--- flow/design.v ---
module axi_addr #(
        parameter AW = 32,
        parameter DW = 32
    )(
    input  [AW-1 : 0] i_last_addr,
    input  [2 : 0]    i_size,
    input  [1 : 0]    i_burst,
    input  [7 : 0]    i_len,
    output reg [AW-1 : 0] o_next_addr
    );
    localparam DSZ = $clog2(DW) - 3;  
    localparam FIXED     = 2'b00,
               INCREMENT = 2'b01,
               WRAP      = 2'b10;
    reg [AW-1 : 0] wrap_mask, increment;
    always @(*) begin
        increment = 0;
        if (i_burst != FIXED) begin
            if (DSZ == 0) begin
                increment = 1;
            end
            else if (DSZ == 1) begin
                increment = i_size[0] ? 2 : 1;
            end
            else if (DSZ == 2) begin
                increment = i_size[1] ? 4 : (i_size[0] ? 2 : 1);
            end
            else if (DSZ == 3) begin
                case (i_size[1 : 0])
                    2'b00: increment = 1;
                    2'b01: increment = 2;
                    2'b10: increment = 4;
                    2'b11: increment = 8;
                endcase
            end
            else begin
                increment = (1 << i_size);
            end
        end
    end
    always @(*) begin
        wrap_mask = 'b0;
        if (i_burst == WRAP) begin
            if (i_len == 1) begin
                wrap_mask = (1 << (i_size + 1));
            end
            else if (i_len == 3) begin
                wrap_mask = (1 << (i_size + 2));
            end
            else if (i_len == 7) begin
                wrap_mask = (1 << (i_size + 3));
            end
            else if (i_len == 15) begin
                wrap_mask = (1 << (i_size + 4));
            end
            wrap_mask = wrap_mask - 1;
            if (AW > 12) begin
                wrap_mask[(AW-1) : ((AW >12) ? 12 : (AW-1))] = 'b0;
            end
        end
    end
    always @(*) begin
        o_next_addr = i_last_addr + increment;
        if (i_burst != FIXED) begin
            if (DSZ < 2) begin
                o_next_addr = i_size[0];
            end
            else if (DSZ < 4) begin
                case(i_size[1 : 0]) 
                    2'b00: o_next_addr        = o_next_addr;
                    2'b01: o_next_addr[0]     = 1'b0;
                    2'b10: o_next_addr[1 : 0] = 'b0;
                    2'b11: o_next_addr[2 : 0] = 'b0;
                endcase
            end
            else begin
                case(i_size) 
                    3'b000: o_next_addr        = o_next_addr;
                    3'b001: o_next_addr[0]     = 1'b0;
                    3'b010: o_next_addr[1 : 0] = 'b0;
                    3'b011: o_next_addr[2 : 0] = 'b0;
                    3'b100: o_next_addr[3 : 0] = 'b0;
                    3'b101: o_next_addr[4 : 0] = 'b0;
                    3'b110: o_next_addr[5 : 0] = 'b0;
                    3'b111: o_next_addr[6 : 0] = 'b0;
                endcase
            end
        end
        if (i_burst[1]) begin
            o_next_addr = (i_last_addr & ~wrap_mask) | (o_next_addr & wrap_mask);
        end
        if (AW > 12) begin
            o_next_addr[(AW-1) : ((AW >12) ? 12 : (AW-1))] = i_last_addr[(AW-1) : ((AW >12) ? 12 : (AW-1))];
        end
    end
endmodule
module axi_slave #(
    parameter AXI_ID_WD   = 2,
    parameter AXI_DATA_WD = 32,
    parameter AXI_ADDR_WD = 32,
    parameter AXI_STRB_WD = 4
    )(
    input                      S_AXI_ACLK,
    input                      S_AXI_ARESETN,
    input  [AXI_ADDR_WD-1 : 0] S_AXI_AWADDR,
    input  [AXI_ID_WD-1   : 0] S_AXI_AWID,
    input  [1 : 0]             S_AXI_AWBURST,
    input  [2 : 0]             S_AXI_AWSIZE,
    input  [7 : 0]             S_AXI_AWLEN,
    input                      S_AXI_AWVALID,
    output                     S_AXI_AWREADY,
    input  [AXI_DATA_WD-1 : 0] S_AXI_WDATA,
    input  [AXI_STRB_WD-1 : 0] S_AXI_WSTRB,
    input                      S_AXI_WLAST,
    input                      S_AXI_WVALID,
    output                     S_AXI_WREADY,
    output [AXI_ID_WD-1   : 0] S_AXI_BID,
    output [1 : 0]             S_AXI_BRESP,
    output                     S_AXI_BVALID,
    input                      S_AXI_BREADY,
    input  [AXI_ADDR_WD-1 : 0] S_AXI_ARADDR,
    input  [AXI_ID_WD-1   : 0] S_AXI_ARID,
    input  [1 : 0]             S_AXI_ARBURST,
    input  [2 : 0]             S_AXI_ARSIZE,
    input  [7 : 0]             S_AXI_ARLEN,
    input                      S_AXI_ARVALID,
    output                     S_AXI_ARREADY,
    output [AXI_DATA_WD-1 : 0] S_AXI_RDATA,
    output                     S_AXI_RLAST,
    output [AXI_ID_WD-1   : 0] S_AXI_RID,
    output [1 : 0]             S_AXI_RRESP,
    output                     S_AXI_RVALID,
    input                      S_AXI_RREADY
    );
    localparam IW = AXI_ID_WD,
               DW = AXI_DATA_WD,
               AW = AXI_ADDR_WD,
               SW = AXI_STRB_WD;
    localparam DW_BYTE = DW >> 3;
    localparam DEPTH   = 1 << 8;
    reg [7 : 0] bank0 [63 : 0];
    reg [7 : 0] bank1 [63 : 0];
    reg [7 : 0] bank2 [63 : 0];
    reg [7 : 0] bank3 [63 : 0];
    reg [AW-1 : 0] awaddr;
    reg [IW-1 : 0] awid;
    reg [1 : 0]    awburst;
    reg [2 : 0]    awsize;
    reg [7 : 0]    awlen;
    reg [AW-1 : 0] araddr;
    reg [IW-1 : 0] arid;
    reg [1 : 0]    arburst;
    reg [2 : 0]    arsize;
    reg [7 : 0]    arlen;
    reg            axi_awready;
    reg            axi_wready;
    reg [IW-1 : 0] axi_bid;
    reg            axi_bvalid;
    reg            axi_arready;
    reg [DW-1 : 0] axi_rdata;
    reg            axi_rlast;
    reg [IW-1 : 0] axi_rid;
    reg            axi_rvalid;
    reg         bvalid_r;
    reg [7 : 0] cur_rlen;
    wire [AW-1 : 0] next_wr_addr;
    wire [AW-1 : 0] next_rd_addr;
    wire awfire = S_AXI_AWVALID  && S_AXI_AWREADY;
    wire wfire  = S_AXI_WVALID   && S_AXI_WREADY;
    wire arfire = S_AXI_ARVALID  && S_AXI_ARREADY;
    wire rfire  = S_AXI_RVALID   && S_AXI_RREADY;
    wire b_pend = S_AXI_BVALID   && !S_AXI_BREADY;
    wire r_pend = S_AXI_RVALID   && !S_AXI_RREADY;
    always @(posedge S_AXI_ACLK) begin
        if (S_AXI_AWREADY) begin
            awaddr  <= S_AXI_AWADDR;
            awid    <= S_AXI_AWID;
            awburst <= S_AXI_AWBURST;
            awlen   <= S_AXI_AWLEN;
            awsize  <= S_AXI_AWSIZE;
        end
        else if (wfire) begin
            awaddr <= next_wr_addr;
        end
    end
    always @(posedge S_AXI_ACLK) begin
        if (!S_AXI_ARESETN) begin
            axi_awready <= 1'b1;
            axi_wready  <= 1'b0;
        end
        else if (awfire) begin
            axi_awready <= 1'b0;
            axi_wready  <= 1'b1;
        end
        else if (wfire) begin
            axi_awready <= S_AXI_WLAST && !b_pend;
            axi_wready  <= !S_AXI_WLAST;
        end
        else if (!S_AXI_AWREADY) begin
            if (axi_wready) begin
                axi_awready <= 1'b0;
            end
            else if (b_pend) begin
                axi_awready <= 1'b0;
            end
            else begin
                axi_awready <= 1'b1;
            end
        end
    end
    always @(posedge S_AXI_ACLK) begin
        if (!b_pend) begin
            axi_bid <= awid;
        end
    end
    always @(posedge S_AXI_ACLK) begin
        if (!S_AXI_ARESETN) begin
            axi_bvalid <= 1'b0;
        end
        else if (wfire && S_AXI_WLAST) begin
            axi_bvalid <= 1'b1;
        end
        else if (S_AXI_BREADY) begin
            axi_bvalid <= bvalid_r;
        end
    end
    always @(posedge S_AXI_ACLK) begin
        if (!S_AXI_ARESETN) begin
            bvalid_r <= 1'b0;
        end
        else if (b_pend && wfire && S_AXI_WLAST) begin
            bvalid_r <= 1'b1;
        end
        else if (S_AXI_BREADY) begin
            bvalid_r <= 1'b0;
        end
    end
    wire [1 : 0] wl0 = 2'd0 - awaddr[1 : 0];
    wire [1 : 0] wl1 = 2'd1 - awaddr[1 : 0];
    wire [1 : 0] wl2 = 2'd2 - awaddr[1 : 0];
    wire [1 : 0] wl3 = 2'd3 - awaddr[1 : 0];
    wire [5 : 0] wrow = awaddr[7 : 2];
    wire [5 : 0] wr0 = wrow + (awaddr[1 : 0] > 2'd0);
    wire [5 : 0] wr1 = wrow + (awaddr[1 : 0] > 2'd1);
    wire [5 : 0] wr2 = wrow + (awaddr[1 : 0] > 2'd2);
    wire [5 : 0] wr3 = wrow;
    always @(posedge S_AXI_ACLK) begin
        if (wfire && S_AXI_WSTRB[wl0]) bank0[wr0] <= S_AXI_WDATA[{wl0, 3'b000} +: 8];
        if (wfire && S_AXI_WSTRB[wl1]) bank1[wr1] <= S_AXI_WDATA[{wl1, 3'b000} +: 8];
        if (wfire && S_AXI_WSTRB[wl2]) bank2[wr2] <= S_AXI_WDATA[{wl2, 3'b000} +: 8];
        if (wfire && S_AXI_WSTRB[wl3]) bank3[wr3] <= S_AXI_WDATA[{wl3, 3'b000} +: 8];
    end
    axi_addr #( 
        .AW(AW),
        .DW(DW)
    ) get_next_wr_addr(
        .i_last_addr(awaddr),
        .i_burst(awburst),
        .i_size(awsize),
        .i_len(awlen),
        .o_next_addr(next_wr_addr)
    );
    assign S_AXI_AWREADY = axi_awready;
    assign S_AXI_WREADY  = axi_wready;
    assign S_AXI_BRESP   = 2'b00;
    assign S_AXI_BVALID  = axi_bvalid;
    assign S_AXI_BID     = axi_bid;
    always @(posedge S_AXI_ACLK) begin
        if (arfire) begin
            araddr  <= S_AXI_ARADDR;
            arid    <= S_AXI_ARID;
            arburst <= S_AXI_ARBURST;
            arlen   <= S_AXI_ARLEN;
            arsize  <= S_AXI_ARSIZE;
        end
        else if (rfire) begin
            araddr <= next_rd_addr;
        end
    end
    always @(posedge S_AXI_ACLK) begin
        if (!S_AXI_ARESETN) begin
            cur_rlen <= 'b0;
        end
        else if (arfire) begin
            cur_rlen <= S_AXI_ARLEN;
        end
        else if (rfire) begin
            cur_rlen <= cur_rlen - 1'b1;
        end
    end
    always @(posedge S_AXI_ACLK) begin
        if (!S_AXI_ARESETN) begin
            axi_arready <= 1'b1;
        end
        else if (arfire) begin
            axi_arready <= 1'b0;
        end
        else if (rfire) begin
            axi_arready <= (cur_rlen == 0);
        end
    end
    always @(posedge S_AXI_ACLK) begin
        if (!S_AXI_ARESETN) begin
            axi_rvalid <= 1'b0;
        end
        else if (arfire) begin
            axi_rvalid <= 1'b1;
        end
        else if (rfire) begin
            axi_rvalid <= (cur_rlen > 0);
        end
    end
    always @(posedge S_AXI_ACLK) begin
        if (!S_AXI_ARESETN) begin
            axi_rlast <= 1'b0;
        end
        else if (arfire) begin
            axi_rlast <= (S_AXI_ARLEN == 'b0);
        end
        else if (rfire) begin
            axi_rlast <= (cur_rlen == 'b1);
        end
    end
    always @(posedge S_AXI_ACLK) begin
        if (arfire) begin
            axi_rid <= S_AXI_ARID;
        end
    end
    axi_addr #( 
        .AW(AW),
        .DW(DW)
    ) get_next_rd_addr(
        .i_last_addr(araddr),
        .i_burst(arburst),
        .i_size(arsize),
        .i_len(arlen),
        .o_next_addr(next_rd_addr)
    );
    wire [5 : 0] rrow = araddr[7 : 2];
    wire [7 : 0] rb0 = bank0[rrow + (araddr[1 : 0] > 2'd0)];
    wire [7 : 0] rb1 = bank1[rrow + (araddr[1 : 0] > 2'd1)];
    wire [7 : 0] rb2 = bank2[rrow + (araddr[1 : 0] > 2'd2)];
    wire [7 : 0] rb3 = bank3[rrow];
    wire [31 : 0] rall = {rb3, rb2, rb1, rb0};
    wire [63 : 0] rdup = {rall, rall};
    always @(*) begin
        axi_rdata = rdup[{araddr[1 : 0], 3'b000} +: 32];
    end
    assign S_AXI_ARREADY = axi_arready;
    assign S_AXI_RVALID  = axi_rvalid;
    assign S_AXI_RDATA   = axi_rdata;
    assign S_AXI_RLAST   = axi_rlast;
    assign S_AXI_RID     = axi_rid;
    assign S_AXI_RRESP   = 2'b00;
endmodule
--- flow/run.sh ---
#!/bin/bash
# the make line also repeats each setting of config.mk as NAME=value (left out here)
make -C /OpenROAD-flow-scripts/flow DESIGN_CONFIG=/design/flow/config.mk WORK_HOME=/design/flow/orfs CLKGATE_MAP_FILE= finish
--- flow/config.mk ---
export PLATFORM = sky130hd
export DESIGN_NAME = axi_slave
export DESIGN_NICKNAME = axi_slave
export VERILOG_FILES = /design/flow/design.v
export SDC_FILE = /design/flow/constraint.sdc
export NUM_CORES = 4
export LEC_CHECK = 0
export CAP_MARGIN = 20
export CELL_PAD_IN_SITES_DETAIL_PLACEMENT = 0
export CELL_PAD_IN_SITES_GLOBAL_PLACEMENT = 0
export CORE_MARGIN = 2
export CORE_UTILIZATION = 72
export CTS_CLUSTER_DIAMETER = 210
export CTS_CLUSTER_SIZE = 15
export PLACE_DENSITY_LB_ADDON = 0.01
export SETUP_SLACK_MARGIN = 1.36
export SLEW_MARGIN = 20
--- flow/constraint.sdc ---
create_clock -name core_clock -period 4.76 [get_ports {S_AXI_ACLK}]
set_input_delay 0.9520 -clock core_clock [delete_from_list [all_inputs] [get_ports {S_AXI_ACLK}]]
set_output_delay 0.9520 -clock core_clock [all_outputs]
set_load 0.01 [all_outputs]
==> flow_metrics.tcl, run 1 <==
# implementation run metrics
set metrics [dict create \
    status "failed layout checks" \
    violations "negative setup slack" \
    die_h_um 350 \
    ir_worst_vdd_v 0.000575 \
    clock_power_mw 12.4 \
    grt_pass1_wl_mm 326 \
    ys_sh_adder_pct 0.597 \
    crit_chain "nor2_4 -> inv_2 -> ha_4 -> bufbuf_16 -> buf_4 -> mux4_2 -> and2_1 -> a2111oi_1 -> or4_4 -> mux2i_1 -> buf_6 -> mux2i_4 -> mux2i_1 -> buf_2" \
    comb_power_mw 12.5 \
    ant_nets 0 \
    path_common_cell "mux2i_1" \
    slew-limit-headroom_pct 25.6 \
    worst_slew_pin_slew_ps 1120 \
    worstSetupPathType "reg -> out" \
    top_area_share_pct 72.9 \
    firstDrtPassIters 8 \
    dp_cells 6337 \
    yosysSeqAreaShare_pct 73.4 \
    p_seq_share_pct 46.5 \
    topCellsByArea "edfxtp_1 (73%), mux4_2 (14%), mux2i_1 (2.0%)" \
    path_buffers 5 \
    core_area_sq_um 119000 \
    post-dp-hpwl_mm 136 \
    cts.root.buffer_cell "clkbuf_16" \
    cts_sinks 2117 \
    ys_cells 4475 \
    vias 48900 \
    die_x_um 350 \
    fin_skew_ps 23.0 \
    simple_gate_share_pct 4.50 \
    drcViolationCount 0 \
    yosys.cell_count.top_type "edfxtp_1" \
    mux_area_share_pct 16.6 \
    clkTransAtPathRegs_ps 80 \
    critPathCapture "S_AXI_RDATA[6]" \
    cts_tree "built" \
    min_from "awid[0]$_DFFE_PP_" \
    p_switching_mw 13.6 \
    row_count 127 \
    worstHoldPathCells 0 \
    ys_top_cells_by_count "edfxtp_1 (2,096), mux4_2 (528), nor2_1 (347), nand2_1 (262), mux2i_1 (174)" \
    die_area_sq_um 123000 \
    min_period_over_period_pct 117 \
    power.leakage_nw 32.5 \
    grt_util_all_layers_pct 37.6 \
    critPathArrivalTime_ps 4600 \
    antenna_found_initial 9 \
    initial_core_util_pct 72.3 \
    hold_viol_final 0 \
    cts_buffer_depth 3 \
    critPathMaxFanout 5 \
    ys_sh_xor_pct 0.622 \
    ios 184 \
    clock_power_share_pct 26.6 \
    async_flop_share_pct 0 \
    clk_latency_ps 830 \
    postCtsHoldBufs 0 \
    p_sw_share_pct 29.2 \
    timing.rr.end "bank2[9][3]$_DFFE_PP_" \
    max_freq_mhz 180 \
    ff_type "edfxtp_1" \
    cp.depth 14 \
    io_buffers 131 \
    whs_endpoint "axi_bid[0]$_DFFE_PN_" \
    setup_slack_ps -796 \
    fin_crit_ps 5560 \
    yosys_warnings 2 \
    cap_viol_max_count 0 \
    slew_violations 0 \
    cts_buffers 159 \
    crit_slowest_cell "a2111oi_1" \
    layout.nets 5225 \
    cp-start-kind "register" \
    drt_iter0_drc 7590 \
    p_seq_mw 21.7 \
    synth_area_sq_um 86400 \
    slowest_delay_ps 590 \
    final_cells 6712 \
    avgSynthCellArea_sq_um 19.3 \
    reg2reg_depth 9 \
    power_density_nw_per_um2 463 \
    avgViaCountPerCell 7.29 \
    ys.flops 2117 \
    syn_inst 4475 \
    grt_pass1_vias 47800 \
    place_congestion 0.966 \
    critPathCaptureType "output pin" \
    required_ps 3810 \
    synth_cell_types 88 \
    setup_viol 32 \
    pre_cts_slack_ps -134 \
    r2r_setup_slack_ps 1230 \
    grt-ovfl-total 0 \
    routed_wl_mm 237 \
    fillers 5052 \
    hp-class "reg -> reg" \
    internal_power_mw 33.0 \
    combinationalPowerShare_pct 26.9 \
    maxPowerGroup "registers" \
    grt_max_degree 65 \
    routedWlPerCell_um 35.3 \
    ys_area_sq_um 86400 \
    area_growth_pct 16.7 \
    rsz0062_at_grt "yes" \
    largest_area_cell "edfxtp_1" \
    enable_flop_cells 2096 \
    synth.comb.largest_family "multiplexers" \
    critPathTopFamily "buffers and inverters" \
    aoi_share_pct 2.77 \
    htreeDepth 4 \
    warnings 91 \
]
-- repair_timing --
item                                     CTS  global route
endpoints found under the hold margin      0             0
gates cloned                              18             4
endpoints found under the setup margin  1287          1871
resized                                  410           263
pin swaps                                 32            54
setup buffers                             66            73
-- metal layers --
metal | track usage, % | routed length [um] | vias up
li1 | - | - | 19400
met5 | 0 | 272 | -
met1 | 52.3 | 79700 | 24500
met4 | 15.3 | 12000 | 14
met2 | 57.6 | 111000 | 4188
met3 | 10.9 | 34000 | 818
-- area by class of cell --
type	count	area [sq um]	share of cell area [%]
well taps	1612	2020	2.00
clock inverters	14	179	0.177
flip-flops and latches	2117	63400	62.9
multi-input cells	2086	24200	24.1
repair buffers	654	6730	6.68
clock buffers	196	4140	4.11
inverters	29	111	0.110
diodes	4	10.0	0.00993
-- metrics by stage --
step	total power, mW	setup TNS [ps]	hold slack (ps)	util (%)	area, sq um
finish	46.6	-18970	420	84.4	101000
global route	47.5	-22180	431	84.4	101000
CTS	45.3	-15080	421	82.7	98900
detailed placement	32.3	-649	406	77.2	92300
global placement	32.1	-649	402	77.2	92300
floorplan	28.3	0	400	-	87200
==> inputs of run 2 (changes only) <==
ABC_AREA = 1   (was not set)
CAP_MARGIN = 15   (was 20)
CELL_PAD_IN_SITES_DETAIL_PLACEMENT = 2   (was 0)
CELL_PAD_IN_SITES_GLOBAL_PLACEMENT = 1   (was 0)
CORE_ASPECT_RATIO = 0.6   (was not set)
CORE_MARGIN = 7   (was 2)
CORE_UTILIZATION = 53   (was 72)
CTS_CLUSTER_DIAMETER = not set   (was 210)
CTS_CLUSTER_SIZE = not set   (was 15)
GPL_ROUTABILITY_DRIVEN = 1   (was not set)
GPL_TIMING_DRIVEN = 1   (was not set)
MIN_ROUTING_LAYER = met1   (was not set)
PLACE_DENSITY_LB_ADDON = 0.06   (was 0.01)
SETUP_SLACK_MARGIN = 1.06   (was 1.36)
SLEW_MARGIN = 35   (was 20)
TNS_END_PERCENT = 100   (was not set)
clock period = 14.6 ns   (was 4.76 ns; I/O delays follow)
==> run 2 against run 1 <==
Compared with the run above: the run now fails in 3_5_place_dp; synthesized cell count up 52%; die area up 45%; synthesized area is 1.8% higher.
==> flow_metrics.tcl, run 2 <==
# metrics dict for downstream scripts
set metrics [dict create \
    lastStage "3_5_place_dp" \
    die_h_um 329 \
    die_x_um 540 \
    ys_sh_xor_pct 0.447 \
    error "[ERROR DPL-0033] detailed placement checks failed during check placement." \
    yosysSeqAreaShare_pct 72.1 \
    ys_area_sq_um 87900 \
    aoi_share_pct 12.1 \
    simple_gate_share_pct 9.43 \
    core_area_sq_um 164000 \
    avgSynthCellArea_sq_um 12.9 \
    io_buffers 131 \
    synth.comb.largest_family "AND-OR/OR-AND gates" \
    ios 184 \
    top_area_share_pct 71.6 \
    initial_core_util_pct 53.5 \
    ys_top_cells_by_count "edfxtp_1 (2,096), nor2_1 (1,521), o21ai_0 (862), nand2_1 (345), o211ai_1 (250)" \
    mux_area_share_pct 2.14 \
    synth_area_sq_um 87900 \
    synth_cell_types 47 \
    ys_sh_adder_pct 0.586 \
    die_area_sq_um 178000 \
    status "did not finish" \
    syn_inst 6822 \
    ff_type "edfxtp_1" \
    yosys_warnings 2 \
    largest_area_cell "edfxtp_1" \
    yosys.cell_count.top_type "edfxtp_1" \
    place_congestion 0.832 \
    enable_flop_cells 2096 \
    async_flop_share_pct 0 \
    topCellsByArea "edfxtp_1 (72%), nor2_1 (6.5%), o21ai_0 (4.9%)" \
    ys_cells 6822 \
    ys.flops 2117 \
    row_count 115 \
]
[run 2: metrics by stage]
| stage | instance area [sq um] | instances |
|---|---|---|
| floorplan | 87900 | 6825 |
| global placement | 91000 | 8821 |
==> inputs of run 3 (changes only) <==
ABC_AREA = not set   (was 1)
CELL_PAD_IN_SITES_DETAIL_PLACEMENT = 0   (was 2)
CELL_PAD_IN_SITES_GLOBAL_PLACEMENT = 0   (was 1)
CORE_ASPECT_RATIO = 0.93   (was 0.6)
CORE_MARGIN = 2   (was 7)
CORE_UTILIZATION = 72   (was 53)
CTS_CLUSTER_SIZE = 15   (was not set)
GPL_TIMING_DRIVEN = not set   (was 1)
HOLD_SLACK_MARGIN = 0.29   (was not set)
PLACE_DENSITY_LB_ADDON = 0.0   (was 0.06)
SETUP_SLACK_MARGIN = 0.79   (was 1.06)
SLEW_MARGIN = 20   (was 35)
TNS_END_PERCENT = 65   (was 100)
clock period = 4.76 ns   (was 14.6 ns; I/O delays follow)
==> run 3 against run 2 <==
Compared with the run above: die area decreased by 31%; synthesized cell count decreased by 34%; the layout now fails its checks (negative setup slack); synthesized area decreased by 1.8%.
==> flow_metrics.tcl, run 3 <==
# implementation run metrics
set metrics [dict create \
    area_growth_pct 17.3 \
    whs_endpoint "axi_bid[0]$_DFFE_PN_" \
    cp.depth 18 \
    status "failed layout checks" \
    pre_cts_slack_ps -317 \
    crit_chain "nor2_2 -> inv_2 -> ha_4 -> buf_12 -> buf_12 -> buf_16 -> buf_8 -> mux4_2 -> and2_4 -> a211oi_4 -> buf_6 -> or4_4 -> mux2i_4 -> buf_6 -> buf_6 -> mux2i_4 -> mux2i_1 -> buf_2" \
    ys_sh_xor_pct 0.622 \
    max_freq_mhz 176 \
    crit_slowest_cell "or4_4" \
    die_h_um 338 \
    row_count 122 \
    clock_power_share_pct 31.0 \
    place_congestion 0.953 \
    ir_worst_vdd_v 0.000490 \
    slew-limit-headroom_pct 24.3 \
    hold_slack_ps 420 \
    drt_iter0_drc 7922 \
    fin_skew_ps 28.3 \
    yosysSeqAreaShare_pct 73.4 \
    worstHoldPathCells 0 \
    slowest_delay_ps 540 \
    reg2reg_depth 7 \
    htreeDepth 4 \
    internal_power_mw 35.2 \
    ios 184 \
    combinationalPowerShare_pct 25.2 \
    grt_pass1_vias 49500 \
    initial_core_util_pct 72.5 \
    cts_buffer_depth 3 \
    clock_power_mw 15.3 \
    grt_pass1_wl_mm 337 \
    post-dp-hpwl_mm 141 \
    cts_sinks 2117 \
    ff_type "edfxtp_1" \
    ys.flops 2117 \
    ant_nets 0 \
    aoi_share_pct 2.77 \
    cts.root.buffer_cell "clkbuf_16" \
    grt_util_all_layers_pct 38.9 \
    layout.nets 5325 \
    antenna_found_initial 6 \
    p_total_mw 49.4 \
    min_from "awid[0]$_DFFE_PP_" \
    avgViaCountPerCell 7.29 \
    firstDrtPassIters 12 \
    avgSynthCellArea_sq_um 19.3 \
    maxPowerGroup "registers" \
    core_area_sq_um 119000 \
    setup_viol 32 \
    yosys_warnings 2 \
    min_period_over_period_pct 119 \
    cts_buffers 195 \
    path_common_cell "buf_6" \
    r2r_setup_slack_ps 720 \
    ys_top_cells_by_count "edfxtp_1 (2,096), mux4_2 (528), nor2_1 (347), nand2_1 (262), mux2i_1 (174)" \
    ys_area_sq_um 86400 \
    dpl_cell_area_sq_um 92800 \
    fin_crit_ps 5670 \
    vias 50000 \
    grt-ovfl-total 0 \
    slew_violations 0 \
    synth_cell_types 88 \
    ys_cells 4475 \
    enable_flop_cells 2096 \
    critPathArrivalTime_ps 4720 \
    p_sw_share_pct 28.8 \
    setup_slack_ps -910 \
    mux_area_share_pct 16.6 \
    p_switching_mw 14.2 \
    fin_area_sq_um 101000 \
    comb_power_mw 12.5 \
    critPathCapture "S_AXI_RDATA[6]" \
    ys_sh_adder_pct 0.597 \
    simple_gate_share_pct 4.50 \
    required_ps 3810 \
    syn_inst 4475 \
    cap_viol_max_count 0 \
    routedWlPerCell_um 34.9 \
    largest_area_cell "edfxtp_1" \
    hold_viol_final 0 \
    yosys.cell_count.top_type "edfxtp_1" \
    synth_area_sq_um 86400 \
    grt_max_degree 65 \
    clk_latency_ps 850 \
    timing.rr.end "bank2[26][6]$_DFFE_PP_" \
    die_x_um 363 \
    p_seq_mw 21.7 \
    power_density_nw_per_um2 488 \
    drcViolationCount 0 \
    critPathMaxFanout 6 \
    top_area_share_pct 72.9 \
    cts_tree "built" \
    power.leakage_nw 33.3 \
    path_buffers 9 \
    io_buffers 131 \
    routed_wl_mm 239 \
    warnings 90 \
    rsz0062_at_grt "yes" \
    hp-class "reg -> reg" \
    p_seq_share_pct 43.8 \
    cp-start-kind "register" \
    die_area_sq_um 123000 \
    violations "negative setup slack" \
    synth.comb.largest_family "multiplexers" \
    worstSetupPathType "reg -> out" \
    clkTransAtPathRegs_ps 70 \
    critPathCaptureType "output pin" \
    async_flop_share_pct 0 \
    utilization_pct 85.1 \
    critPathTopFamily "buffers and inverters" \
    topCellsByArea "edfxtp_1 (73%), mux4_2 (14%), mux2i_1 (2.0%)" \
    worst_slew_pin_slew_ps 1140 \
]
==> run 3: metrics by stage <==
stage | std cells | TNS (ps)
2_1_floorplan | 4478 | 0
3_3_place_gp | 6397 | -3730
3_5_place_dp | 6397 | -5720
4_1_cts | 6811 | -18940
5_1_grt | 6852 | -25710
6_report | 6856 | -23880
==> run 3: what timing repair did <==
action | CTS | global route
pin swaps | 35 | 31
resized | 331 | 155
gates cloned | 11 | 3
buffers inserted | 51 | 38
endpoints found under the setup margin | 337 | 723
hold buffers | 0 | 0
==> run 3: per-layer routing <==
metal  GRT usage (%)  vias up  routed length, um  share of wire, %
met4            15.9       10              12000               5.0
li1                -    19700                  -                 -
met3            11.7      806              33300                14
met2            60.0     4202             112000                47
met1            53.2    25300              81900                34
met5               0        -                 74             0.031
==> run 3: area by class of cell <==
class | count | area, sq um
flip-flops and latches | 2117 | 63400
multi-input cells | 2086 | 23100
fillers | 4972 | 17700
repair buffers | 718 | 6790
clock buffers | 247 | 5180
well taps | 1550 | 1940
clock inverters | 105 | 885
inverters | 29 | 111
diodes | 4 | 10.0
==> inputs of run 4 (changes only) <==
CAP_MARGIN = 20   (was 15)
CORE_ASPECT_RATIO = not set   (was 0.93)
CORE_UTILIZATION = 54   (was 72)
CTS_CLUSTER_SIZE = not set   (was 15)
GPL_ROUTABILITY_DRIVEN = not set   (was 1)
HOLD_SLACK_MARGIN = not set   (was 0.29)
MIN_ROUTING_LAYER = not set   (was met1)
PLACE_DENSITY = 0.5   (was not set)
PLACE_DENSITY_LB_ADDON = not set   (was 0.0)
SETUP_SLACK_MARGIN = not set   (was 0.79)
TNS_END_PERCENT = not set   (was 65)
clock period = 5.25 ns   (was 4.76 ns; I/O delays follow)
==> run 4 against run 3 <==
Compared with the run above: still fails the layout checks on negative setup slack; count of clock-buffer cells in the layout increased by 32; combinational power decreased by 18%; wire length decreased by 5.7%; utilization decreased by 21 points; critical path type unchanged; largest power group unchanged; highest routed layer unchanged.
==> flow_metrics.tcl, run 4 <==
# implementation run metrics
set metrics [dict create \
    pre_cts_slack_ps 80.9 \
    avgSynthCellArea_sq_um 19.3 \
    ys_top_cells_by_count "edfxtp_1 (2,096), mux4_2 (528), nor2_1 (347), nand2_1 (262), mux2i_1 (174)" \
    vias 45800 \
    rsz0062_at_grt "yes" \
    cts.root.buffer_cell "clkbuf_16" \
    required_ps 4200 \
    hp-class "reg -> reg" \
    fin_skew_ps 29.8 \
    fin_area_sq_um 101000 \
    simple_gate_share_pct 4.50 \
    slew_violations 0 \
    top_area_share_pct 72.9 \
    critPathCaptureType "output pin" \
    largest_area_cell "edfxtp_1" \
    drt_iter0_drc 5520 \
    max_freq_mhz 185 \
    clk_latency_ps 850 \
    slew-limit-headroom_pct 27.5 \
    ys_sh_adder_pct 0.597 \
    synth_cell_types 88 \
    yosys.cell_count.top_type "edfxtp_1" \
    ff_type "edfxtp_1" \
    die_x_um 404 \
    async_flop_share_pct 0 \
    ir_worst_vdd_v 0.000294 \
    row_count 146 \
    fin_crit_ps 5410 \
    slowest_delay_ps 490 \
    layout.nets 5199 \
    cp-start-kind "register" \
    warnings 91 \
    ys_sh_xor_pct 0.622 \
    maxPowerGroup "registers" \
    status "failed layout checks" \
    cts_tree "built" \
    topCellsByArea "edfxtp_1 (73%), mux4_2 (14%), mux2i_1 (2.0%)" \
    internal_power_mw 32.4 \
    critPathTopFamily "multiplexers" \
    critPathCapture "S_AXI_RDATA[27]" \
    r2r_setup_slack_ps 910 \
    worst_slew_pin_slew_ps 1090 \
    grt_max_degree 65 \
    setup_viol 27 \
    whs_endpoint "axi_bid[0]$_DFFE_PN_" \
    syn_inst 4475 \
    clkTransAtPathRegs_ps 60 \
    critPathArrivalTime_ps 4360 \
    logic_area_sq_um 22500 \
    die_h_um 404 \
    p_seq_mw 19.7 \
    ys_area_sq_um 86400 \
    violations "negative setup slack" \
    ant_nets 0 \
    final.setup.tns_ps -2430 \
    ys.flops 2117 \
    cts_buffer_depth 3 \
    area_growth_pct 16.9 \
    io_buffers 131 \
    cap_viol_max_count 0 \
    yosysSeqAreaShare_pct 73.4 \
    setup_slack_ps -158 \
    p_seq_share_pct 43.9 \
    grt_pass1_vias 45200 \
    initial_core_util_pct 54.5 \
    grt_pass1_wl_mm 323 \
    ios 184 \
    min_period_over_period_pct 103 \
    worstSetupPathType "reg -> out" \
    grt-ovfl-total 0 \
    fillers 11100 \
    crit_chain "nor2_2 -> inv_2 -> ha_4 -> buf_12 -> buf_8 -> mux4_2 -> mux2_4 -> o32ai_2 -> buf_4 -> a221oi_4 -> mux2_4 -> buf_6 -> a21oi_4 -> mux2i_1 -> buf_2" \
    routed_wl_mm 225 \
    enable_flop_cells 2096 \
    comb_power_mw 10.2 \
    regArea_sq_um 63400 \
    cts_sinks 2117 \
    firstDrtPassIters 6 \
    yosys_warnings 2 \
    crit_slowest_cell "mux4_2" \
    dpl_cell_area_sq_um 92300 \
    p_sw_share_pct 27.8 \
    worstHoldPathCells 0 \
    power.leakage_nw 32.9 \
    reg2reg_depth 12 \
    grt_util_all_layers_pct 27.9 \
    drcViolationCount 0 \
    core_area_sq_um 159000 \
    mux_area_share_pct 16.6 \
    combinationalPowerShare_pct 22.8 \
    htreeDepth 4 \
    aoi_share_pct 2.77 \
    avgViaCountPerCell 6.30 \
    place_congestion 0.867 \
    cp.depth 15 \
    clock_power_mw 14.9 \
    critPathMaxFanout 6 \
    ys_cells 4475 \
    die_area_sq_um 163000 \
    min_from "awid[0]$_DFFE_PP_" \
    path_buffers 6 \
    synth.comb.largest_family "multiplexers" \
    clock_power_share_pct 33.2 \
    routedWlPerCell_um 31.0 \
    antenna_found_initial 7 \
    hold_viol_final 0 \
    power_density_nw_per_um2 444 \
    postCtsHoldBufs 0 \
    path_common_cell "mux2_4" \
    r2r-start "awsize[1]$_DFFE_PP_" \
    cts_buffers 211 \
    synth_area_sq_um 86400 \
    p_switching_mw 12.4 \
    post-dp-hpwl_mm 144 \
]
-- run 4: cell type report --
cell class | count | share of cell area, %
tap | 2072 | 2.57
timing repair buffer | 576 | 5.52
antenna | 1 | 0.00248
multi-input combinational | 2086 | 22.3
inverter | 29 | 0.108
clock inverter | 115 | 1.21
sequential | 2117 | 62.8
clock buffer | 279 | 5.53
-- run 4: routing by layer --
layer	track usage (%)	routed length [um]	vias up
li1	-	-	19500
met5	0	75	-
met3	4.88	18100	292
met1	42.1	96800	24200
met4	6.42	4530	12
met2	43.0	106000	1829
-- run 4: repair_timing --
item,CTS,global route
setup endpoints to repair,32,32
pin swaps,20,14
buffers inserted,50,49
gates cloned,11,1
resized,200,87
-- run 4: per-stage QoR --
stage          hold WS [ps]  power [mW]  instances  utilization [%]
6_report                425        44.8       7275             63.6
3_3_place_gp            403        29.2       6770             58.2
3_5_place_dp            407        29.3       6770             58.2
4_1_cts                 421        44.7       7224             63.2
5_1_grt                 441        46.3       7274             63.6
2_1_floorplan           400        25.3       4478                -
==> inputs of run 5 (changes only) <==
ABC_AREA = 0   (was not set)
CAP_MARGIN = 15   (was 20)
CELL_PAD_IN_SITES_DETAIL_PLACEMENT = 2   (was 0)
CELL_PAD_IN_SITES_GLOBAL_PLACEMENT = 4   (was 0)
CORE_MARGIN = 4   (was 2)
CORE_UTILIZATION = 43   (was 54)
GPL_ROUTABILITY_DRIVEN = 1   (was not set)
GPL_TIMING_DRIVEN = 0   (was not set)
MIN_ROUTING_LAYER = met2   (was not set)
PLACE_DENSITY = not set   (was 0.5)
PLACE_DENSITY_LB_ADDON = 0.06   (was not set)
SETUP_SLACK_MARGIN = 1.06   (was not set)
SLEW_MARGIN = 35   (was 20)
TNS_END_PERCENT = 95   (was not set)
clock period = 5.73 ns   (was 5.25 ns; I/O delays follow)
==> run 5 against run 4 <==
Compared with the run above: still fails the layout checks on negative setup slack; non-clock buffer count shrank 71; count of clock-buffer cells in the layout grew 5; power shrank 2.7%; sequential power shrank 9%; utilization shrank 12 points; critical path type unchanged; via count grew 34%; clock skew grew 2.7 ps; setup slack lost 18 ps; sequential cell count is the same; die area grew 28%; sequential share of layout area shrank 1.8 points; worst hold slack gained 9.3 ps.
==> flow_metrics.tcl, run 5 <==
# implementation run metrics
set metrics [dict create \
    antenna_found_initial 5 \
    hold_viol_final 0 \
    status "failed layout checks" \
    largest_area_cell "edfxtp_1" \
    p_switching_mw 13.5 \
    avgSynthCellArea_sq_um 19.3 \
    ys_sh_adder_pct 0.597 \
    post-dp-hpwl_mm 184 \
    cp.depth 15 \
    critPathTopFamily "multiplexers" \
    highest_layer "met5" \
    combinationalPowerShare_pct 26.2 \
    cts_tree "built" \
    r2r_setup_slack_ps 1050 \
    routed_wl_mm 289 \
    slew-limit-headroom_pct 23.2 \
    final_cells 7840 \
    ys_sh_xor_pct 0.622 \
    warnings 90 \
    cts.root.buffer_cell "clkbuf_16" \
    pre_cts_slack_ps -1520 \
    dr_wl_met3_mm 116 \
    clock_power_mw 14.2 \
    comb_power_mw 11.4 \
    p_total_mw 43.6 \
    whs_endpoint "axi_bid[1]$_DFFE_PN_" \
    htreeDepth 4 \
    avgViaCountPerCell 7.82 \
    syn_inst 4475 \
    synth_area_sq_um 86400 \
    core_area_sq_um 200000 \
    ir_worst_vdd_v 0.000341 \
    cts_sinks 2117 \
    vias 61300 \
    internal_power_mw 30.1 \
    top_area_share_pct 72.9 \
    worst_slew_pin_slew_ps 1150 \
    p_sw_share_pct 31.0 \
    utilization_pct 52.0 \
    die_h_um 456 \
    crit_chain "buf_6 -> clkbuf_16 -> nor2_4 -> inv_4 -> ha_4 -> buf_12 -> buf_12 -> mux4_2 -> mux2_4 -> o32ai_4 -> a221oi_2 -> mux2_4 -> a21oi_4 -> mux2i_1 -> buf_2" \
    clock_power_share_pct 32.6 \
    synth_cell_types 88 \
    enable_flop_cells 2096 \
    ys_cells 4475 \
    hp-class "reg -> reg" \
    clk_latency_ps 890 \
    grt-ovfl-total 0 \
    yosys.cell_count.top_type "edfxtp_1" \
    grt_pass1_vias 74200 \
    yosysSeqAreaShare_pct 73.4 \
    aoi_share_pct 2.77 \
    synth.comb.largest_family "multiplexers" \
    mux_area_share_pct 16.6 \
    place_congestion 0.964 \
    reg2reg_depth 9 \
    ys.flops 2117 \
    required_ps 4580 \
    topCellsByArea "edfxtp_1 (73%), mux4_2 (14%), mux2i_1 (2.0%)" \
    ios 184 \
    initial_core_util_pct 43.3 \
    maxPowerGroup "registers" \
    critPathCapture "S_AXI_RDATA[11]" \
    grt_util_all_layers_pct 40.3 \
    rsz0062_at_grt "yes" \
    ys_area_sq_um 86400 \
    critPathCaptureType "output pin" \
    p_seq_share_pct 41.3 \
    die_x_um 456 \
    met1_length_um 0 \
    die_area_sq_um 208000 \
    simple_gate_share_pct 4.50 \
    ff_type "edfxtp_1" \
    cp-start-kind "register" \
    path_buffers 6 \
    setup_viol 14 \
    crit_slowest_cell "o32ai_4" \
    cap_viol_max_count 0 \
    cts_buffers 220 \
    dp_cells 7268 \
    slowest_delay_ps 560 \
    fin_crit_ps 5910 \
    timing.rr.end "bank0[2][1]$_DFFE_PP_" \
    max_freq_mhz 169 \
    slew_violations 0 \
    violations "negative setup slack" \
    p_seq_mw 18.0 \
    ys_top_cells_by_count "edfxtp_1 (2,096), mux4_2 (528), nor2_1 (347), nand2_1 (262), mux2i_1 (174)" \
    async_flop_share_pct 0 \
    met2RoutedLength_mm 148 \
    grt_max_degree 65 \
    worstHoldPathCells 0 \
    routedWlPerCell_um 36.9 \
    firstDrtPassIters 7 \
    area_growth_pct 20.3 \
    min_from "awid[1]$_DFFE_PP_" \
    drt_iter0_drc 11300 \
    cts_buffer_depth 3 \
    grt_pass1_wl_mm 406 \
    row_count 164 \
    critPathArrivalTime_ps 4760 \
    yosys_warnings 2 \
    layout.nets 5137 \
    fillers 17000 \
    io_buffers 131 \
    power.leakage_nw 32.7 \
    worstSetupPathType "reg -> out" \
    critPathMaxFanout 8 \
    min_period_over_period_pct 103 \
    postCtsHoldBufs 0 \
    power_density_nw_per_um2 420 \
    clkTransAtPathRegs_ps 60 \
    drcViolationCount 0 \
    fin_skew_ps 32.6 \
    ant_nets 0 \
    setup_slack_ps -176 \
]
## run 5: area by class of cell
| class | instances | area, sq um | area share, % |
|---|---|---|---|
| clock inverter | 122 | 1030 | 0.991 |
| clock buffer | 284 | 5850 | 5.63 |
| timing repair buffer | 259 | 2810 | 2.71 |
| tap | 2656 | 3320 | 3.20 |
| antenna | 41 | 103 | 0.0988 |
| buffer | 246 | 2290 | 2.21 |
| multi-input combinational | 2086 | 25000 | 24.0 |
| sequential | 2117 | 63400 | 61.0 |
| inverter | 29 | 120 | 0.116 |
## run 5: stage by stage
stage,TNS (ps),area (sq um),hold slack [ps]
after global routing,-2350,104000,431
after floorplan,0,86400,400
final,-1110,104000,434
after CTS,-75.7,102000,428
after detailed placement,-38110,91300,410
after global placement,-47420,91000,402
## run 5: layer usage
layer / vias to the layer above / global-route usage [%]
li1: 19300 / -
met1: 20000 / -
met2: 20200 / 49.1
met3: 1722 / 52.3
met4: 100 / 7.56
met5: - / 16.6
## run 5: what timing repair did
item	CTS	global route
pin swaps	59	47
resized	734	349
endpoints found under the setup margin	1056	1045
buffers inserted	68	37
cloned	7	3
endpoints found under the hold margin	0	0
==> inputs of run 6 (changes only) <==
ABC_AREA = not set   (was 0)
CAP_MARGIN = 40   (was 15)
CELL_PAD_IN_SITES_GLOBAL_PLACEMENT = 2   (was 4)
CORE_MARGIN = 2   (was 4)
CORE_UTILIZATION = 20   (was 43)
CTS_CLUSTER_SIZE = 92   (was not set)
GPL_ROUTABILITY_DRIVEN = not set   (was 1)
GPL_TIMING_DRIVEN = not set   (was 0)
MAX_ROUTING_LAYER = met4   (was not set)
PLACE_DENSITY_LB_ADDON = not set   (was 0.06)
SETUP_SLACK_MARGIN = -0.75   (was 1.06)
SLEW_MARGIN = 20   (was 35)
TNS_END_PERCENT = 45   (was 95)
clock period = 8.73 ns   (was 5.73 ns; I/O delays follow)
==> run 6 against run 5 <==
Compared with the run above: now clean on timing, DRC and antenna; clock power down 35%; non-clock buffer count up 44; global-route usage down 21 points; final cell count up 39%; synthesized area unchanged; final area up 0.65%; first-iteration DRC count down 12%; via count down 2.1%; power down 38%; setup slack better by 850 ps; critical path type unchanged.
==> flow_metrics.tcl, run 6 <==
# implementation run metrics
set metrics [dict create \
    crit_chain "inv_1 -> nor2_1 -> ha_4 -> buf_12 -> buf_4 -> mux4_2 -> nand2_1 -> a41oi_1 -> nand4_1 -> o2111ai_1 -> o21ai_0 -> o211ai_1 -> clkdlybuf4s50_1" \
    hp-class "reg -> reg" \
    r2r_setup_slack_ps 3950 \
    p_switching_mw 8.16 \
    yosys_warnings 2 \
    routed_wl_mm 277 \
    enable_flop_cells 2096 \
    cts_resized 0 \
    grt_util_all_layers_pct 19.3 \
    critPathTopFamily "AND-OR/OR-AND gates" \
    drt_iter0_drc 9939 \
    critPathCapture "S_AXI_RDATA[16]" \
    post_cts_buffers 0 \
    warnings 87 \
    dr_wl_met3_mm 108 \
    cts_tree "built" \
    status "timing/DRC/antenna clean" \
    grt_pass1_wl_mm 386 \
    min_from "awid[0]$_DFFE_PP_" \
    fin_crit_ps 8050 \
    ff_type "edfxtp_1" \
    max_freq_mhz 124 \
    synth_area_sq_um 86400 \
    ys_top_cells_by_count "edfxtp_1 (2,096), mux4_2 (528), nor2_1 (347), nand2_1 (262), mux2i_1 (174)" \
    rsz0062_at_grt "no" \
    clk_latency_ps 1000 \
    slew-limit-headroom_pct 30.4 \
    cp-start-kind "register" \
    ys_cells 4475 \
    comb_power_mw 6.01 \
    p_sw_share_pct 30.1 \
    fillers 45100 \
    top_area_share_pct 72.9 \
    p_total_mw 27.1 \
    antenna_found_initial 2 \
    cp.depth 13 \
    firstDrtPassIters 9 \
    yosysSeqAreaShare_pct 73.4 \
    reg2reg_depth 9 \
    cts_buffers 222 \
    post-dp-hpwl_mm 173 \
    clkTransAtPathRegs_ps 70 \
    setup_viol 0 \
    initial_core_util_pct 20.1 \
    hold_viol_final 0 \
    synth.comb.largest_family "multiplexers" \
    yosys.cell_count.top_type "edfxtp_1" \
    worstHoldPathCells 0 \
    critPathCaptureType "output pin" \
    grt-ovfl-total 0 \
    htreeDepth 4 \
    required_ps 6980 \
    cap_viol_max_count 0 \
    p_seq_mw 11.8 \
    crit_slowest_cell "edfxtp_1" \
    die_area_sq_um 437000 \
    regArea_sq_um 63400 \
    ys_area_sq_um 86400 \
    maxPowerGroup "registers" \
    logic_area_sq_um 21900 \
    async_flop_share_pct 0 \
    ys_sh_xor_pct 0.622 \
    mux_area_share_pct 16.6 \
    worstSetupPathType "reg -> out" \
    largest_area_cell "edfxtp_1" \
    routedWlPerCell_um 25.3 \
    aoi_share_pct 2.77 \
    die_x_um 661 \
    power_density_nw_per_um2 259 \
    met1_length_um 0 \
    met2RoutedLength_mm 151 \
    io_buffers 131 \
    grt_pass1_vias 71100 \
    avgSynthCellArea_sq_um 19.3 \
    min_period_over_period_pct 92.3 \
    area_growth_pct 21.0 \
    final.setup.tns_ps 0 \
    timing.rr.end "bank0[31][3]$_DFFE_PP_" \
    critPathMaxFanout 29 \
    cts_buffer_depth 4 \
    cts_sinks 2117 \
    whs_endpoint "axi_bid[0]$_DFFE_PN_" \
    synth_cell_types 88 \
    ys_sh_adder_pct 0.597 \
    grt_max_degree 81 \
    ys.flops 2117 \
    topCellsByArea "edfxtp_1 (73%), mux4_2 (14%), mux2i_1 (2.0%)" \
    internal_power_mw 18.9 \
    combinationalPowerShare_pct 22.2 \
    slew_violations 0 \
    power.leakage_nw 32.6 \
    path_buffers 4 \
    row_count 241 \
    p_seq_share_pct 43.7 \
    ir_worst_vdd_v 0.000194 \
    place_congestion 0.877 \
    ant_nets 0 \
    drcViolationCount 0 \
    vias 60000 \
    critPathArrivalTime_ps 6310 \
    simple_gate_share_pct 4.50 \
    clock_power_share_pct 34.1 \
    highest_layer "met4" \
    worst_slew_pin_slew_ps 1040 \
    ios 184 \
    die_h_um 661 \
    avgViaCountPerCell 5.49 \
    postCtsHoldBufs 0 \
    fin_skew_ps 121 \
    slowest_delay_ps 650 \
    clock_power_mw 9.23 \
    syn_inst 4475 \
    core_area_sq_um 430000 \
    cts.root.buffer_cell "clkbuf_16" \
    layout.nets 5183 \
]
==> run 6: metal layers <==
| layer | track usage (%) | up-vias |
|---|---|---|
| met5 | - | - |
| met4 | 2.90 | 0 |
| met3 | 22.8 | 1367 |
| met2 | 24.1 | 19200 |
| met1 | - | 20100 |
| li1 | - | 19300 |
==> run 6: final cells by class <==
cell class	count	area share, %
repair buffers	549	4.90
clock inverters	125	0.935
well taps	5710	6.83
multi-input cells	2086	21.0
flip-flops and latches	2117	60.6
diodes	48	0.115
clock buffers	272	5.53
inverters	29	0.104
==> run 6: through the flow <==
step	utilization, %	cells	worst slack, ps	cell area [sq um]	hold slack [ps]
2_1_floorplan	-	4478	3590	86400	400
3_3_place_gp	22.1	10200	1570	94900	401
5_1_grt	24.3	10900	431	104000	429
6_report	24.3	10900	676	105000	420
3_5_place_dp	22.2	10300	1580	95400	410
4_1_cts	23.7	10600	580	102000	424
==> inputs of run 7 (changes only) <==
CAP_MARGIN = 10   (was 40)
CELL_PAD_IN_SITES_DETAIL_PLACEMENT = not set   (was 2)
CELL_PAD_IN_SITES_GLOBAL_PLACEMENT = not set   (was 2)
CORE_UTILIZATION = 72   (was 20)
CTS_CLUSTER_DIAMETER = 96   (was not set)
CTS_CLUSTER_SIZE = 15   (was 92)
HOLD_SLACK_MARGIN = 0.29   (was not set)
MAX_ROUTING_LAYER = not set   (was met4)
MIN_ROUTING_LAYER = not set   (was met2)
SETUP_SLACK_MARGIN = 0.01   (was -0.75)
TNS_END_PERCENT = not set   (was 45)
clock period = 4.76 ns   (was 8.73 ns; I/O delays follow)
==> run 7 against run 6 <==
Compared with the run above: the layout now fails its checks (negative setup slack); die area down 72%; synthesized cell count unchanged; power rose by 68%; non-clock buffer count fell by 11; clock skew fell by 88 ps; sequential power grew 84%; utilization up 58 points; wire length decreased by 20%.
==> flow_metrics.tcl, run 7 <==
# implementation run metrics
set metrics [dict create \
    crit_slowest_cell "mux4_2" \
    cts.root.buffer_cell "clkbuf_16" \
    p_switching_mw 13.0 \
    max_freq_mhz 186 \
    fillers 5607 \
    syn_inst 4475 \
    clkTransAtPathRegs_ps 70 \
    cts_buffer_depth 3 \
    required_ps 3810 \
    p_sw_share_pct 28.6 \
    grt_pass1_wl_mm 319 \
    violations "negative setup slack" \
    power_density_nw_per_um2 464 \
    timing.rr.end "bank2[41][0]$_DFFE_PP_" \
    core_area_sq_um 119000 \
    antenna_found_initial 3 \
    pre_cts_slack_ps -229 \
    drt_iter0_drc 7394 \
    row_count 127 \
    critPathCaptureType "output pin" \
    die_h_um 350 \
    layout.nets 5109 \
    grt_max_degree 65 \
    critPathTopFamily "multiplexers" \
    ios 184 \
    warnings 91 \
    area_growth_pct 13.3 \
    hp-class "reg -> reg" \
    comb_power_mw 11.4 \
    cts_tree "built" \
    power.leakage_nw 31.5 \
    post-dp-hpwl_mm 136 \
    avgViaCountPerCell 7.17 \
    critPathMaxFanout 6 \
    critPathCapture "S_AXI_RDATA[18]" \
    logic_area_sq_um 22700 \
    combinationalPowerShare_pct 25.2 \
    die_area_sq_um 123000 \
    yosysSeqAreaShare_pct 73.4 \
    aoi_share_pct 2.77 \
    hold_viol_final 0 \
    setup_slack_ps -626 \
    io_buffers 131 \
    ff_type "edfxtp_1" \
    ys.flops 2117 \
    crit_chain "nor2_2 -> inv_2 -> ha_4 -> buf_12 -> buf_12 -> mux4_2 -> mux2_4 -> o32ai_2 -> buf_4 -> a221oi_4 -> mux2_4 -> mux2i_2 -> mux2i_1 -> buf_2" \
    clk_latency_ps 820 \
    whs_endpoint "axi_bid[0]$_DFFE_PN_" \
    grt-ovfl-total 0 \
    ys_top_cells_by_count "edfxtp_1 (2,096), mux4_2 (528), nor2_1 (347), nand2_1 (262), mux2i_1 (174)" \
    fin_crit_ps 5390 \
    p_seq_mw 21.7 \
    avgSynthCellArea_sq_um 19.3 \
    reg2reg_depth 6 \
    worstHoldPathCells 0 \
    cp.depth 14 \
    cts_buffers 159 \
    critPathArrivalTime_ps 4430 \
    postCtsHoldBufs 0 \
    worstSetupPathType "reg -> out" \
    place_congestion 0.880 \
    slew-limit-headroom_pct 20.8 \
    yosys.cell_count.top_type "edfxtp_1" \
    r2r_setup_slack_ps 400 \
    cp-start-kind "register" \
    ys_sh_adder_pct 0.597 \
    enable_flop_cells 2096 \
    slew_violations 0 \
    clock_power_mw 12.3 \
    routedWlPerCell_um 33.6 \
    setup_viol 32 \
    mux_area_share_pct 16.6 \
    internal_power_mw 32.5 \
    simple_gate_share_pct 4.50 \
    min_period_over_period_pct 113 \
    rsz0062_at_grt "yes" \
    firstDrtPassIters 7 \
    regArea_sq_um 63400 \
    fin_skew_ps 33.5 \
    grt_util_all_layers_pct 36.7 \
    synth_area_sq_um 86400 \
    htreeDepth 4 \
    slowest_delay_ps 500 \
    vias 47200 \
    yosys_warnings 2 \
    routed_wl_mm 221 \
    die_x_um 350 \
    topCellsByArea "edfxtp_1 (73%), mux4_2 (14%), mux2i_1 (2.0%)" \
    antenna_cells 0 \
    drcViolationCount 0 \
    async_flop_share_pct 0 \
    utilization_pct 81.9 \
    cap_viol_max_count 0 \
    ys_sh_xor_pct 0.622 \
    p_seq_share_pct 47.7 \
    cts_sinks 2117 \
    synth.comb.largest_family "multiplexers" \
    clock_power_share_pct 27.1 \
    grt_pass1_vias 47400 \
    worst_slew_pin_slew_ps 1180 \
    path_buffers 5 \
    largest_area_cell "edfxtp_1" \
    status "failed layout checks" \
    ys_area_sq_um 86400 \
    maxPowerGroup "registers" \
    ant_nets 0 \
    synth_cell_types 88 \
    min_from "awid[0]$_DFFE_PP_" \
    initial_core_util_pct 72.3 \
    top_area_share_pct 72.9 \
    ir_worst_vdd_v 0.000375 \
    ys_cells 4475 \
]
==> run 7: layout make-up <==
type | count | area share, %
repair buffers | 538 | 5.44
clock buffers | 180 | 4.15
well taps | 1612 | 2.06
multi-input cells | 2086 | 23.2
clock inverters | 16 | 0.283
flip-flops and latches | 2117 | 64.8
inverters | 29 | 0.119
==> run 7: metrics by stage <==
stage	total power, mW	cells	hold WS [ps]	TNS (ps)	cell area, sq um
floorplan	27.9	4478	400	0	86400
global placement	32.0	6320	401	-3740	91900
detailed placement	32.2	6320	405	-3760	91900
CTS	45.0	6571	423	-15310	97600
global route	46.5	6578	429	-18520	97900
finish	45.4	6578	419	-16290	97900
==> run 7: routing by layer <==
layer,part of all wire (%),up-vias,global-route usage [%]
li1,-,19100,-
met1,35,24100,52.1
met2,48,3388,56.6
met3,13,534,8.87
met4,4.2,2,14.3
met5,0.080,-,1.02
==> run 7: timing repair <==
action / 4_1_cts / 5_1_grt
gates resized: 303 / 56
pin swaps: 42 / 34
setup endpoints to repair: 32 / 32
gates cloned: 9 / 0
setup buffers: 49 / 15
==> inputs of run 8 (changes only) <==
CAP_MARGIN = 15   (was 10)
CELL_PAD_IN_SITES_DETAIL_PLACEMENT = 0   (was not set)
CELL_PAD_IN_SITES_GLOBAL_PLACEMENT = 0   (was not set)
CTS_CLUSTER_DIAMETER = not set   (was 96)
CTS_CLUSTER_SIZE = not set   (was 15)
GPL_ROUTABILITY_DRIVEN = 1   (was not set)
HOLD_SLACK_MARGIN = not set   (was 0.29)
MIN_ROUTING_LAYER = met1   (was not set)
PLACE_DENSITY_LB_ADDON = 0.0   (was not set)
SETUP_SLACK_MARGIN = 1.36   (was 0.01)
TNS_END_PERCENT = 65   (was not set)
clock period = 4.98 ns   (was 4.76 ns; I/O delays follow)
==> run 8 against run 7 <==
Compared with the run above: the layout still fails its checks (negative setup slack); die area unchanged; global-route usage increased by 1.7 points; utilization is 3.0 points higher; sequential share of layout area shrank 2.3 points; final cell count up 4.1%; synthesized area did not move; non-clock buffer count rose by 102; clock skew fell by 9.6 ps; first-iteration DRC count rose by 12%; critical endpoint is now S_AXI_RDATA[9]; highest routed layer unchanged.
==> flow_metrics.tcl, run 8 <==
# implementation run metrics
set metrics [dict create \
    status "failed layout checks" \
    violations "negative setup slack" \
    power.leakage_nw 33.1 \
    synth_area_sq_um 86400 \
    initial_core_util_pct 72.3 \
    clock_power_share_pct 31.8 \
    path_common_cell "buf_4" \
    reg2reg_depth 7 \
    highest_layer "met5" \
    cap_viol_max_count 0 \
    avgViaCountPerCell 7.28 \
    setup.worst_path.start "araddr[2]$_DFFE_PN_" \
    fillers 5026 \
    whs_endpoint "axi_bid[0]$_DFFE_PN_" \
    timing.rr.end "bank2[33][5]$_DFFE_PP_" \
    postCtsHoldBufs 0 \
    grt_pass1_vias 48800 \
    ys_area_sq_um 86400 \
    ir_worst_vdd_v 0.000451 \
    clk_latency_ps 860 \
    critPathArrivalTime_ps 4740 \
    area_growth_pct 17.5 \
    aoi_share_pct 2.77 \
    warnings 90 \
    routed_wl_mm 242 \
    worst_slew_pin_slew_ps 1060 \
    cts_buffers 199 \
    comb_power_mw 11.7 \
    routedWlPerCell_um 35.3 \
    min_from "awid[0]$_DFFE_PP_" \
    vias 49900 \
    ys.flops 2117 \
    min_period_over_period_pct 115 \
    drt_iter0_drc 8300 \
    worstHoldPathCells 0 \
    mux_area_share_pct 16.6 \
    grt_max_degree 65 \
    top_area_share_pct 72.9 \
    p_seq_share_pct 43.6 \
    critPathCaptureType "output pin" \
    ff_type "edfxtp_1" \
    cts_tree "built" \
    final.setup.tns_ps -17470 \
    enable_flop_cells 2096 \
    r2r_setup_slack_ps 1120 \
    required_ps 3980 \
    fin_skew_ps 23.9 \
    async_flop_share_pct 0 \
    met1_length_mm 78.4 \
    critPathMaxFanout 8 \
    slowest_delay_ps 560 \
    drcViolationCount 0 \
    die_x_um 350 \
    power_density_nw_per_um2 469 \
    dr_wl_met3_mm 34.7 \
    clock_power_mw 15.2 \
    row_count 127 \
    yosysSeqAreaShare_pct 73.4 \
    ys_top_cells_by_count "edfxtp_1 (2,096), mux4_2 (528), nor2_1 (347), nand2_1 (262), mux2i_1 (174)" \
    avgSynthCellArea_sq_um 19.3 \
    simple_gate_share_pct 4.50 \
    topCellsByArea "edfxtp_1 (73%), mux4_2 (14%), mux2i_1 (2.0%)" \
    ys_sh_adder_pct 0.597 \
    p_sw_share_pct 29.0 \
    p_seq_mw 20.7 \
    cp.depth 15 \
    p_switching_mw 13.8 \
    fin_area_sq_um 101000 \
    layout.nets 5251 \
    grt_pass1_wl_mm 331 \
    ys_cells 4475 \
    place_congestion 0.894 \
    critPathTopFamily "buffers and inverters" \
    core_area_sq_um 119000 \
    syn_inst 4475 \
    critPathCapture "S_AXI_RDATA[9]" \
    internal_power_mw 33.8 \
    htreeDepth 4 \
    largest_area_cell "edfxtp_1" \
    hold_slack_ps 432 \
    ant_nets 0 \
    firstDrtPassIters 6 \
    die_h_um 350 \
    setup_viol 32 \
    ys_sh_xor_pct 0.622 \
    maxPowerGroup "registers" \
    grt_util_all_layers_pct 38.4 \
    dpl_cell_area_sq_um 92000 \
    die_area_sq_um 123000 \
    hp-class "reg -> reg" \
    slew-limit-headroom_pct 29.5 \
    crit_chain "buf_4 -> ha_4 -> buf_6 -> clkbuf_16 -> buf_4 -> mux4_2 -> mux2i_1 -> o21ai_0 -> nand2_1 -> o22ai_4 -> buf_4 -> nor3_2 -> a221oi_2 -> buf_4 -> buf_2" \
    crit_slowest_cell "edfxtp_1" \
    synth.comb.largest_family "multiplexers" \
    cp-start-kind "register" \
    setup_slack_ps -753 \
    slew_violations 0 \
    rsz0062_at_grt "yes" \
    synth_cell_types 88 \
    yosys_warnings 2 \
    antenna_found_initial 7 \
    ios 184 \
    combinationalPowerShare_pct 24.6 \
    cts_buffer_depth 3 \
    post-dp-hpwl_mm 136 \
    fin_crit_ps 5730 \
    grt-ovfl-total 0 \
    worstSetupPathType "reg -> out" \
    cts.root.buffer_cell "clkbuf_16" \
    io_buffers 131 \
    max_freq_mhz 174 \
    path_buffers 7 \
    clkTransAtPathRegs_ps 60 \
    met2RoutedLength_mm 114 \
    cts_sinks 2117 \
    yosys.cell_count.top_type "edfxtp_1" \
    hold_viol_final 0 \
]
==> run 8: per-layer routing <==
metal	up-vias	track usage, %
met4	8	17.1
li1	19500	-
met1	25000	51.8
met2	4428	59.6
met5	-	0.314
met3	933	11.0
==> run 8: per-stage QoR <==
stage	instances	util, %	power, mW	setup WS (ps)
floorplan	4478	-	26.9	1090
global placement	6328	77.0	30.6	113
detailed placement	6328	77.0	30.8	36.7
CTS	6776	83.9	46.4	-465
global route	6849	84.9	48.4	-719
finish	6850	84.9	47.6	-753
==> run 8: layout make-up <==
| cell class | instances | area [sq um] | area share, % |
|---|---|---|---|
| Timing Repair Buffer | 640 | 6270 | 6.18 |
| Antenna cell | 1 | 2.50 | 0.00247 |
| Sequential cell | 2117 | 63400 | 62.5 |
| Clock buffer | 239 | 5130 | 5.06 |
| Multi-Input combinational cell | 2086 | 23300 | 23.0 |
| Clock inverter | 126 | 1250 | 1.24 |
| Tap cell | 1612 | 2020 | 1.99 |
| Inverter | 29 | 113 | 0.111 |
==> run 8: what timing repair did <==
item	in CTS	in global routing
endpoints found under the setup margin	586	550
setup buffers	70	70
pin swaps	47	41
cloned	13	3
resized	309	160
==> inputs of run 9 (changes only) <==
CAP_MARGIN = 20   (was 15)
CELL_PAD_IN_SITES_DETAIL_PLACEMENT = 2   (was 0)
CELL_PAD_IN_SITES_GLOBAL_PLACEMENT = 3   (was 0)
CORE_ASPECT_RATIO = 1.37   (was not set)
CORE_MARGIN = 8   (was 2)
CORE_UTILIZATION = 55   (was 72)
CTS_CLUSTER_DIAMETER = 316   (was not set)
CTS_CLUSTER_SIZE = 39   (was not set)
GPL_ROUTABILITY_DRIVEN = 0   (was 1)
MAX_ROUTING_LAYER = met4   (was not set)
MIN_ROUTING_LAYER = not set   (was met1)
PLACE_DENSITY_LB_ADDON = not set   (was 0.0)
SETUP_SLACK_MARGIN = not set   (was 1.36)
TNS_END_PERCENT = not set   (was 65)
clock period = 6.13 ns   (was 4.98 ns; I/O delays follow)
==> run 9 against run 8 <==
Compared with the run above: synthesized area did not move; the run now fails in 3_5_place_dp; synthesized cell count did not move; die area rose by 39%.
==> flow_metrics.tcl, run 9 <==
# metrics dict for downstream scripts
set metrics [dict create \
    synth.comb.largest_family "multiplexers" \
    die_area_sq_um 170000 \
    aoi_share_pct 2.77 \
    ys_top_cells_by_count "edfxtp_1 (2,096), mux4_2 (528), nor2_1 (347), nand2_1 (262), mux2i_1 (174)" \
    io_buffers 131 \
    async_flop_share_pct 0 \
    top_area_share_pct 72.9 \
    ff_type "edfxtp_1" \
    ys_cells 4475 \
    synth_area_sq_um 86400 \
    yosys.cell_count.top_type "edfxtp_1" \
    simple_gate_share_pct 4.50 \
    core_area_sq_um 156000 \
    topCellsByArea "edfxtp_1 (73%), mux4_2 (14%), mux2i_1 (2.0%)" \
    error "[ERROR DPL-0033] detailed placement checks failed during check placement." \
    avgSynthCellArea_sq_um 19.3 \
    row_count 170 \
    largest_area_cell "edfxtp_1" \
    ys.flops 2117 \
    ys_sh_xor_pct 0.622 \
    mux_area_share_pct 16.6 \
    yosysSeqAreaShare_pct 73.4 \
    enable_flop_cells 2096 \
    yosys_warnings 2 \
    lastStage "3_5_place_dp" \
    die_h_um 480 \
    initial_core_util_pct 55.2 \
    synth_cell_types 88 \
    status "did not finish" \
    ys_area_sq_um 86400 \
    die_x_um 355 \
    ys_sh_adder_pct 0.597 \
    ios 184 \
    syn_inst 4475 \
]
run 9: per-stage QoR:
step | std cells | setup slack [ps]
after global placement | 6596 | 33.4
after floorplan | 4478 | 1510
Power is estimated from default activity; no workload was simulated.
